==> flow/design.v <==
module uart_tx #(
    parameter BAUD_DIV = 434
) (
    input logic clk,
    input logic rst_n,
    input logic tx_start,
    input logic [7:0] data_in,
    output logic tx_busy,
    output logic tx
);
    logic [9:0] tx_shift;   
    logic [3:0] bit_count;
    logic [11:0] baud_counter;
    logic tx_active;
    always_ff @(posedge clk or negedge rst_n) begin
        if (!rst_n) begin
            tx_active <= 0;
            baud_counter <= 0;
            tx_busy <= 0;
            tx <= 1;   
        end else begin
            if (tx_start && !tx_active) begin
                tx_active <= 1;
                tx_shift <= {1'b1, data_in, 1'b0};   
                baud_counter <= BAUD_DIV;
                bit_count <= 0;
                tx_busy <= 1;
            end else if (tx_active) begin
                if (baud_counter == 0) begin
                    baud_counter <= BAUD_DIV;
                    tx <= tx_shift[0];   
                    tx_shift <= {1'b1, tx_shift[9:1]};   
                    bit_count <= bit_count + 1;
                    if (bit_count == 9) begin   
                        tx_active <= 0;
                        tx_busy <= 0;
                    end
                end else begin
                    baud_counter <= baud_counter - 1;
                end
            end
        end
    end
endmodule
module uart_rx #(
    parameter BAUD_DIV = 434   
) (
    input logic clk,
    input logic rst_n,
    input logic rx,
    output logic [7:0] data_out,
    output logic data_valid,
	 	output logic [7:0] leds
);
    logic [11:0] baud_counter;
    logic [3:0] bit_count;
    logic [7:0] rx_shift;
    logic rx_active;
    always_ff @(posedge clk or negedge rst_n) begin
        if (!rst_n) begin
            baud_counter <= 0;
            bit_count <= 0;
            rx_active <= 0;
            data_valid <= 0;
            rx_shift <= 8'b0;   
        end else begin
            if (!rx_active && !rx) begin
                rx_active <= 1;
                baud_counter <= BAUD_DIV / 2;
                bit_count <= 0;
                rx_shift <= 8'b0;   
            end else if (rx_active) begin
                if (baud_counter == 0) begin
                    baud_counter <= BAUD_DIV;
                    if (bit_count < 9) begin
                        rx_shift <= {rx, rx_shift[7:1]};   
                        bit_count <= bit_count + 1;
                    end else begin
                        rx_active <= 0;
                        data_out <= rx_shift;  
								leds <= rx_shift;
                        data_valid <= 1;
                    end
                end else begin
                    baud_counter <= baud_counter - 1;
                end
            end else begin
                data_valid <= 0;
            end
        end
    end
endmodule
module uart_edge_detection (
    input logic clk,           
    input logic rst_n,         
    input logic uart_rx,       
    output logic uart_tx,      
    output logic led_rx,       
    output logic led_tx,       
    output logic data_ready    
);
    parameter CLOCK_FREQ = 50000000;    
    parameter BAUD_RATE  = 115200;
    parameter BAUD_DIV   = CLOCK_FREQ / BAUD_RATE;
    parameter THRESHOLD  = 4;           
    logic [7:0] rx_data;
    logic rx_done;
    logic [7:0] processed_data;
    logic tx_start;
    logic tx_busy;
    logic [7:0] image_data [0:63];     
    logic [7:0] conv_result [0:35];    
    logic [5:0] rx_counter;            
    logic [5:0] tx_counter;            
    typedef enum logic [1:0] {IDLE, RECEIVE, PROCESS, SEND} state_t;
    state_t state, next_state;
    uart_rx #(
        .BAUD_DIV(BAUD_DIV)
    ) uart_receiver (
        .clk(clk),
        .rst_n(rst_n),
        .rx(uart_rx),
        .data_out(rx_data),
        .data_valid(rx_done)
    );
    uart_tx #(
        .BAUD_DIV(BAUD_DIV)
    ) uart_transmitter (
        .clk(clk),
        .rst_n(rst_n),
        .tx_start(tx_start),
        .data_in(processed_data),
        .tx_busy(tx_busy),
        .tx(uart_tx)
    );
    always_ff @(posedge clk or negedge rst_n) begin
        if (!rst_n)
            state <= IDLE;
        else
            state <= next_state;
    end
    always_comb begin
        case (state)
            IDLE:      next_state = (rx_done) ? RECEIVE : IDLE;
            RECEIVE:   next_state = (rx_counter == 6'd63 && rx_done) ? PROCESS : RECEIVE;
            PROCESS:   next_state = SEND;
            SEND:      next_state = (tx_counter == 6'd36 && !tx_busy) ? IDLE : SEND;
            default:   next_state = IDLE;
        endcase
    end
    always_ff @(posedge clk or negedge rst_n) begin
        if (!rst_n) begin
            rx_counter <= 6'd0;
        end else if ((state == IDLE || state == RECEIVE) && rx_done) begin
            image_data[rx_counter] <= rx_data;
            rx_counter <= rx_counter + 1;
        end else if (state == IDLE) begin
            rx_counter <= 6'd0;
        end
    end
    integer i, j, k, l;
    reg [3:0] sum;
    always_ff @(posedge clk or negedge rst_n) begin
        if (!rst_n) begin
            for (i = 0; i < 36; i = i + 1)
                conv_result[i] <= 8'd0;
        end else if (state == PROCESS) begin
            for (i = 0; i < 6; i = i + 1) begin
                for (j = 0; j < 6; j = j + 1) begin
                    sum = 0;
                    for (k = 0; k < 3; k = k + 1) begin
                        for (l = 0; l < 3; l = l + 1) begin
                            sum = sum + image_data[(i + k) * 8 + (j + l)][0];
                        end
                    end
                    conv_result[i * 6 + j] <= (sum >= THRESHOLD) ? 8'b1 : 8'b0;
                end
            end
        end
    end
    always_ff @(posedge clk or negedge rst_n) begin
        if (!rst_n) begin
            tx_counter <= 6'd0;
            tx_start <= 1'b0;
            processed_data <= 8'd0;
        end else if (state == SEND) begin
            if (!tx_busy && !tx_start) begin
                tx_start <= 1'b1;
                processed_data <= conv_result[tx_counter];
                tx_counter <= tx_counter + 1;
            end else if (tx_start && tx_busy) begin
                tx_start <= 1'b0;
            end
        end else begin
            tx_counter <= 6'd0;
            tx_start <= 1'b0;
        end
    end
    always_ff @(posedge clk or negedge rst_n) begin
        if (!rst_n) begin
            led_rx <= 1'b0;
            led_tx <= 1'b0;
            data_ready <= 1'b0;
        end else begin
            led_rx <= (state == RECEIVE) ? rx_done : 1'b0;
            led_tx <= (state == SEND) ? ~tx_busy : 1'b0;
            data_ready <= (state == SEND);  
        end
    end
endmodule
export LEC_CHECK = 0
export CAP_MARGIN = 35
export CELL_PAD_IN_SITES_DETAIL_PLACEMENT = 1
export CELL_PAD_IN_SITES_GLOBAL_PLACEMENT = 0
export CORE_MARGIN = 2
export CORE_UTILIZATION = 21
export CTS_CLUSTER_DIAMETER = 240
export HOLD_SLACK_MARGIN = 0.11
export PLACE_DENSITY = 0.89
export SLEW_MARGIN = 20
create_clock -name core_clock -period 3.81 [get_ports {clk}]
run.sh (not shown) runs the stock make flow with config.mk's settings and CLKGATE_MAP_FILE=.
Then changed:
Settings changed: CAP_MARGIN 35 to 20, CELL_PAD_IN_SITES_DETAIL_PLACEMENT 1 to default, CELL_PAD_IN_SITES_GLOBAL_PLACEMENT 0 to default, CORE_UTILIZATION 21 to 65, CTS_CLUSTER_DIAMETER 240 to default, HOLD_SLACK_MARGIN 0.11 to default, PLACE_DENSITY 0.89 to default.
Clock period 3.81 ns to 16.3 ns, I/O delays scaled along.
The changed run ran to the end with no violations.
Register-to-register slack gains 12 ns.
Via count went down by about 9%.
Power went down by about 80%.
Area after synthesis is unchanged.
Design area went down by about 5%.
Setup slack gains 11 ns.
Sequential cell count is unchanged.
Synthesized cell count stays the same.
Cell count went down by 26%.
Clock-buffer cell count went down by 1.
Hold slack gains 0.22 ns.
Then changed:
Settings changed: CORE_UTILIZATION 65 to 67.
Clock period 16.3 ns to 5.88 ns, I/O delays scaled along.
Result:
- The new run completed without violations
- clock-buffer cell count goes up by 1
- design area is about the same
- sequential power rises to 2.8 times its value
- total power increases to 2.8 times its value
- register-to-register slack is worse by 9.9 ns
Then changed:
Settings changed: ABC_AREA from default to 1, CORE_UTILIZATION 67 to 72, CTS_CLUSTER_SIZE from default to 71, PLACE_DENSITY from default to 0.38, SETUP_SLACK_MARGIN from default to 0.41.
Clock period 5.88 ns to 3.19 ns, I/O delays scaled along.
Result: The changed run finished clean. Fmax climbs by a little under a tenth. Sequential power climbs by well over a third. Final cell count climbs by about a fifth. Via count climbs by about a fifth. Combinational power drops by well over a third. First-iteration DRC count climbs by well over a third. Routed wire length climbs by a quarter to a third. Global-route usage climbs by 6.9 points.
Then changed:
Settings changed: ABC_AREA 1 to default, CTS_CLUSTER_SIZE 71 to default, PLACE_DENSITY 0.38 to default.
Outcome: The new run finished with timing, DRC and antenna clean. Wire length decreases by a few percent. Setup slack gets worse by 0.016 ns. Total power increases by roughly a tenth. Sequential power increases by a little under a tenth. Cell count decreases by a few percent. First-iteration DRC count increases by a few percent.


== job 1724 ==
RTL: the design.v shown in full above, as it stands there.
==> flow/config.mk <==
export PLATFORM = sky130hd
export DESIGN_NAME = uart_edge_detection
export DESIGN_NICKNAME = uart_edge_detection
export VERILOG_FILES = /design/flow/design.v
export SDC_FILE = /design/flow/constraint.sdc
export NUM_CORES = 4
export LEC_CHECK = 0
export ABC_AREA = 1
export CAP_MARGIN = 20
export CELL_PAD_IN_SITES_GLOBAL_PLACEMENT = 2
export CORE_MARGIN = 6
export CORE_UTILIZATION = 33
export CTS_CLUSTER_DIAMETER = 238
export CTS_CLUSTER_SIZE = 87
export GPL_TIMING_DRIVEN = 1
export MAX_ROUTING_LAYER = met4
export MIN_ROUTING_LAYER = met2
export PLACE_DENSITY = 0.49
export SETUP_SLACK_MARGIN = -0.03
export SLEW_MARGIN = 0
export TNS_END_PERCENT = 80
==> flow/constraint.sdc <==
create_clock -name core_clock -period 9.24 [get_ports {clk}]
set_input_delay 1.8480 -clock core_clock [delete_from_list [all_inputs] [get_ports {clk}]]
set_output_delay 1.8480 -clock core_clock [all_outputs]
set_load 0.01 [all_outputs]
What job 7610 does differently from job 1724 at the input level:
Settings: PLACE_DENSITY removed (was 0.49); MAX_ROUTING_LAYER removed (was met4); CTS_CLUSTER_SIZE removed (was 87); ABC_AREA removed (was 1); TNS_END_PERCENT changed from 80 to 15; GPL_TIMING_DRIVEN changed from 1 to 0; CORE_UTILIZATION changed from 33 to 67; CORE_MARGIN changed from 6 to 2; SETUP_SLACK_MARGIN changed from -0.03 to 5.0; CTS_CLUSTER_DIAMETER changed from 238 to 224; the clock period (ns, I/O delays scaled along) changed from 9.24 to 20.0.
### Flow results
What ended job 7610 was a tool error in global placement without I/O (3_1_place_gp_skip_io); the run never finished. When job 7610 is measured against job 1724, its post-synthesis cell count from yosys turns out 6.7% lower. Net count after synthesis in job 7610 vs job 1724: down 88. In job 7610 relative to job 1724, die area had gone down by more than half. Job 7610 against job 1724: synthesized area per cell increased 6.5%; floorplan-stage core utilization increased 34 points; post-synthesis simple-gate area fraction decreased 1.3 points.
## Diff of input files: job 9976 against job 7610
Settings: CORE_UTILIZATION: 67 -> 40; GPL_TIMING_DRIVEN: 0 -> unset; SETUP_SLACK_MARGIN: 5.0 -> unset; CTS_CLUSTER_DIAMETER: 224 -> unset; SLEW_MARGIN: 0 -> 20; TNS_END_PERCENT: 15 -> unset; MIN_ROUTING_LAYER: met2 -> unset; CELL_PAD_IN_SITES_GLOBAL_PLACEMENT: 2 -> unset.
Notes after the runs:
- Effective utilization at floorplan down 28 points in job 9976 wrt job 7610
- Post-synth area from yosys stat: job 7610 vs job 9976 — no meaningful difference
- Comparing job 9976 against job 7610, there is no change at all in distinct cell type count of the synthesized netlist.
- The final layout from job 9976, which completed every stage, passed the timing, design-rule and antenna checks at the end of the flow.
The following lists how job 6848 was set up differently from job 9976:
Settings: CELL_PAD_IN_SITES_GLOBAL_PLACEMENT: unset -> 2; ABC_AREA: unset -> 1; MIN_ROUTING_LAYER: unset -> met1; GPL_TIMING_DRIVEN: unset -> 1; SETUP_SLACK_MARGIN: unset -> 5.0; CTS_CLUSTER_DIAMETER: unset -> 224; SLEW_MARGIN: 20 -> 0; TNS_END_PERCENT: unset -> 15; PLACE_DENSITY_LB_ADDON: unset -> 0.14; CTS_CLUSTER_SIZE: unset -> 87; CORE_UTILIZATION: 40 -> 67.
## What came out
In job 6848 relative to job 9976, die span in x had gone down by more than 10%.
Against job 9976, height of the die in job 6848 fell by more than 10%.
Between job 9976 and job 6848, the flow reports die area decreasing by more than a quarter.
Lower post-synthesis instance area goes to job 9976 over job 6848.
Of job 9976 and job 6848, job 9976 shows the higher part of the Yosys area used for sequential elements, with job 6848 below it.
| mux share of post-synthesis cell area | job 6848 vs job 9976 | 0.41 points lower |
Job 6848 failed in global placement without I/O (3_1_place_gp_skip_io) with FLW-0024.
Diff job 9976 -> job 6848: summed standard-cell area reported by yosys increased by 0.71% relative to the old numbers, post-synthesis adder-cell area fraction decreased by 0.21 points relative to the old numbers, synthesized instance count increased by 7.2% relative to the old numbers, placement row count decreased by 15 relative to the old numbers.
What job 7384 does differently from job 6848 at the input level:
Settings: a change of SLEW_MARGIN from 0 to 20; a change of SETUP_SLACK_MARGIN from 5.0 to -1.88; a deleted ABC_AREA that had been 1; a change of CTS_CLUSTER_SIZE from 87 to 99; a deleted PLACE_DENSITY_LB_ADDON that had been 0.14; a change of CTS_CLUSTER_DIAMETER from 224 to 307; an added CELL_PAD_IN_SITES_DETAIL_PLACEMENT of 2; a deleted GPL_TIMING_DRIVEN that had been 1; a deleted MIN_ROUTING_LAYER that had been met1; a change of CORE_MARGIN from 2 to 7; a deleted CELL_PAD_IN_SITES_GLOBAL_PLACEMENT that had been 2; a change of CORE_UTILIZATION from 67 to 40.
==> comparison <==
Job 7384 finished all stages; the layout is clean.
Number of cells in Yosys stat is higher on job 6848
The post-synthesis cell area in job 7384 sits about 0.7% below the value recorded for job 6848.
Relative to job 6848, basic-gate share of the synthesized area counting and, or, nand and nor cells has decreased by 1.3 points in job 7384.
Compared with job 6848, job 7384 shows count of cell types in the netlist that has gone up by more than half.
Of job 7384 and job 6848, job 6848 shows the lower die span in x, with job 7384 above it.
Adder-cell share of the synthesized area: job 7384 and job 6848 compared, lower one is job 6848
The inputs of job 4489 differ from those of job 7384 as listed below.
Settings: CTS_CLUSTER_DIAMETER now 282, was 307; CORE_ASPECT_RATIO now 0.5, previously not set; CELL_PAD_IN_SITES_DETAIL_PLACEMENT no longer set, was 2; ABC_AREA now 1, previously not set; TNS_END_PERCENT now 20, was 15; CORE_UTILIZATION now 59, was 40; SETUP_SLACK_MARGIN now 5.0, was -1.88.
--- outcome ---
Job 4489 ended up with a lower overall track demand over capacity in global routing than job 7384 did.
[job 4489] worst hold-check slack fell 9.0 ps relative to job 7384
The run showing the greater part of the power in registers is job 4489.
Going from job 7384 to job 4489, compound-cell area share of the yosys netlist shrinks by 2.0 points.
Job 7384 ended up with uart_tx as its last element of the critical path; job 4489 ended up with image_data[38].
Final cell area excluding filler cells on job 4489 is ahead of job 7384.


juniper:
// uart_edge_detection: RTL as listed in full above, without the edits since
Settings: LEC_CHECK=0, CAP_MARGIN=20, CORE_MARGIN=2, CORE_UTILIZATION=72, CTS_CLUSTER_SIZE=72, PLACE_DENSITY_LB_ADDON=0.0, SETUP_SLACK_MARGIN=0.48, SLEW_MARGIN=20, TNS_END_PERCENT=5; clock period 3.2 ns.
What fjord does differently from juniper at the input level:
Settings: PLACE_DENSITY_LB_ADDON no longer set, was 0.0; TNS_END_PERCENT no longer set, was 5; CTS_CLUSTER_DIAMETER now 28, previously not set; CORE_UTILIZATION now 65, was 72; SETUP_SLACK_MARGIN no longer set, was 0.48; the clock period (ns, I/O delays scaled along) now 15.5, was 3.2.
--- outcome ---
Across juniper and fjord, the outcome is the same: a clean finish for every run. fjord reports its kind of path behind the tightest hold check as flip-flop to flip-flop while juniper reports primary input to async pin. The horizontal die dimension number comes out lower for juniper vs fjord. Wire length improves in fjord relative to juniper. Taking juniper as the reference, in fjord total internal power went down by about 80%; static leakage power went down by 0.24 nW; core utilization went down by 10 points; clock-buffer cell count went up by 4; area fraction of clock buffers and clock inverters was more or less identical. Re met2 layer usage reported by global route: fjord is 7.0 points down on juniper. In the tables for fjord and juniper, count of buffering cells on the critical path with inverters included reads lower with fjord.
The following lists how delta was set up differently from fjord:
Settings: clearing CTS_CLUSTER_DIAMETER, which used to be 28; putting SETUP_SLACK_MARGIN at 0.76 where nothing was set; swapping 72 for 10 in CTS_CLUSTER_SIZE; swapping 65 for 72 in CORE_UTILIZATION; swapping 15.5 for 3.19 in the clock period (ns, I/O delays scaled along).
==> comparison <==
On clock skew: delta sits below fjord. Critical path start-end classification: flip-flop to flip-flop -> delta, flip-flop to output pin -> fjord. Wire length is lower on fjord. Fraction of the core area occupied by cells at floorplan ended up 6.4 points higher on delta than on fjord.
Input-level comparison between zinc and delta:
Settings: setting ABC_AREA to 1 for the first time; setting PLACE_DENSITY_LB_ADDON to 0.06 for the first time; changing CTS_CLUSTER_SIZE from 10 to 72; changing SETUP_SLACK_MARGIN from 0.76 to 0.32.
Notes after the runs:
zinc reached the end of the flow, and the finished layout is clean on the timing, design-rule and antenna checks. Final-report hold violation count: delta vs zinc identical. In zinc relative to delta, number of global-route vias before repair had gone up by a few percent. Number of instances in the synthesized netlist (zinc vs. delta) increases by a little under 10%. Compared delta against zinc; worst-skew pair later-pin latency within noise. delta → zinc: pin count of the biggest net entering global routing held steady; chip width grew by 0.47 um; worst max-slew margin expressed relative to the limit shrank by 3.3 points; count of TritonRoute iterations in the first routing pass shrank by 1.
[inputs] tundra vs zinc
Settings: putting CTS_CLUSTER_DIAMETER at 240 where nothing was set; putting CELL_PAD_IN_SITES_GLOBAL_PLACEMENT at 0 where nothing was set; swapping 0.32 for 0.44 in SETUP_SLACK_MARGIN; clearing ABC_AREA, which used to be 1; putting CELL_PAD_IN_SITES_DETAIL_PLACEMENT at 0 where nothing was set; swapping 72 for 21 in CTS_CLUSTER_SIZE; swapping 0.06 for 0.0 in PLACE_DENSITY_LB_ADDON; swapping 20 for 35 in CAP_MARGIN.
==> comparison <==
Of zinc and tundra, the run reporting the higher cell total in the yosys stat output was zinc.
NOTE: global-route met1 utilization in tundra falls short of that of zinc
Initial cell density of the core was lower in the run labelled tundra.
The inputs of harbor differ from those of tundra as listed below.
Settings: removing CTS_CLUSTER_DIAMETER (formerly 240); setting PLACE_DENSITY to 0.38 for the first time; changing CAP_MARGIN from 35 to 20; removing CELL_PAD_IN_SITES_DETAIL_PLACEMENT (formerly 0); removing CELL_PAD_IN_SITES_GLOBAL_PLACEMENT (formerly 0); removing PLACE_DENSITY_LB_ADDON (formerly 0.0); changing SETUP_SLACK_MARGIN from 0.44 to 0.41.
==> comparison <==
- | clock power | harbor vs tundra | about 3% higher |
- Relative to tundra, worst-case headroom to the max-slew limit has gone down in harbor.
- Switching power share of the total up 1.9 points in harbor wrt tundra
Power and IR drop assume default switching activity.
